==> inputs of v20 <==
// cpu_top_pipeline
module cpu_top_pipeline (
    input wire clk,
    input wire rst,
    output wire [7:0]  imem_addr,
    input  wire [15:0] imem_data,
    output wire [7:0]  dmem_addr,
    output wire [15:0] dmem_wdata,
    output wire        dmem_we,
    input  wire [15:0] dmem_rdata,
    output wire        halted
);
    wire [15:0] if_pc, if_instr;
    wire if_stall, if_flush;
    wire [15:0] id_pc, id_instr;
    wire [3:0] id_opcode, id_rd, id_rs1, id_rs2;
    wire [15:0] id_rs1_data, id_rs2_data, id_imm;
    wire id_reg_write, id_alu_src, id_mem_read, id_mem_write, id_mem_to_reg;
    wire id_branch, id_branch_ne, id_jump;
    wire [3:0] id_alu_op;
    wire id_halt, id_pc_write;
    wire [15:0] ex1_pc, ex1_rs1_data, ex1_rs2_data, ex1_imm;
    wire [3:0] ex1_rd, ex1_rs1, ex1_rs2, ex1_alu_op;
    wire ex1_reg_write, ex1_alu_src, ex1_mem_read, ex1_mem_write, ex1_mem_to_reg;
    wire ex1_branch, ex1_branch_ne;
    wire [15:0] ex1_alu_result, ex1_branch_target;
    wire ex1_zero;
    wire [1:0] forward_a, forward_b;
    wire [15:0] ex1_rs1_fwd, ex1_rs2_fwd;
    wire [15:0] ex2_alu_result, ex2_rs2_data, ex2_branch_target;
    wire [3:0] ex2_rd;
    wire ex2_reg_write, ex2_mem_read, ex2_mem_write, ex2_mem_to_reg;
    wire ex2_branch, ex2_branch_ne, ex2_zero;
    wire [15:0] mem_alu_result, mem_rs2_data, mem_read_data, mem_branch_target;
    wire [3:0] mem_rd;
    wire mem_reg_write, mem_mem_read, mem_mem_write, mem_mem_to_reg;
    wire mem_branch, mem_branch_ne, mem_zero;
    wire [15:0] wb_alu_result, wb_mem_data, wb_write_data;
    wire [3:0] wb_rd;
    wire wb_reg_write, wb_mem_to_reg;
    wire stall_signal, flush_signal;
    wire branch_taken, jump_taken;
    wire [15:0] jump_target;
    wire ifid_write_en;
    reg fetch_stop;
    reg halt_ex1, halt_ex2, halt_mem, halt_wb;
  ...
==> flow/config.mk <==
export PLATFORM = sky130hd
export DESIGN_NAME = cpu_top_pipeline
export DESIGN_NICKNAME = cpu_top_pipeline
export VERILOG_FILES = /design/flow/design.v
export SDC_FILE = /design/flow/constraint.sdc
export NUM_CORES = 4
export LEC_CHECK = 0
export ABC_AREA = 1
export CAP_MARGIN = 0
export CORE_MARGIN = 2
export CORE_UTILIZATION = 72
export CTS_CLUSTER_DIAMETER = 373
export PLACE_DENSITY = 0.78
export SLEW_MARGIN = 20
==> flow/constraint.sdc <==
create_clock -name core_clock -period 3.73 [get_ports {clk}]
set_input_delay 0.7460 -clock core_clock [delete_from_list [all_inputs] [get_ports {clk}]]
set_output_delay 0.7460 -clock core_clock [all_outputs]
set_load 0.01 [all_outputs]
run.sh (not shown) runs the stock make flow with config.mk's settings and CLKGATE_MAP_FILE=.
==> inputs of v32, as changes to v20 <==
ABC_AREA = not set   (was 1)
CAP_MARGIN = 20   (was 0)
CELL_PAD_IN_SITES_DETAIL_PLACEMENT = 1   (was not set)
CELL_PAD_IN_SITES_GLOBAL_PLACEMENT = 3   (was not set)
CORE_MARGIN = 9   (was 2)
CORE_UTILIZATION = 28   (was 72)
CTS_CLUSTER_DIAMETER = 99   (was 373)
GPL_ROUTABILITY_DRIVEN = 0   (was not set)
PLACE_DENSITY = not set   (was 0.78)
PLACE_DENSITY_LB_ADDON = 0.16   (was not set)
==> flow/constraint.sdc (replaced) <==
create_clock -name core_clock -period 5.5 [get_ports {clk}]
set_input_delay 1.1000 -clock core_clock [delete_from_list [all_inputs] [get_ports {clk}]]
set_output_delay 1.1000 -clock core_clock [all_outputs]
set_load 0.01 [all_outputs]
==> inputs of v8, as changes to v20 <==
CAP_MARGIN = 20   (was 0)
CTS_CLUSTER_DIAMETER = not set   (was 373)
CTS_CLUSTER_SIZE = 36   (was not set)
PLACE_DENSITY = 0.75   (was 0.78)
SETUP_SLACK_MARGIN = -0.14   (was not set)
==> flow/constraint.sdc (replaced) <==
create_clock -name core_clock -period 3.03 [get_ports {clk}]
set_input_delay 0.6060 -clock core_clock [delete_from_list [all_inputs] [get_ports {clk}]]
set_output_delay 0.6060 -clock core_clock [all_outputs]
set_load 0.01 [all_outputs]
==> results <==
- v32 passed the timing, design-rule and antenna checks. v20 produced a layout that fails on setup timing. v8 aborted during global routing (5_1_grt) on ODB-0269.
- Design area: v20 is higher than v32 (6.7%).
- Of v32 and v20, v32 has the higher setup slack (gap 0.85 ns).
- Between v32 and v20, the lower maximum frequency is in v32 (gap about 18%, measured against v20).
- Against v20, the non-clock buffer count of v32 is lower by 96.
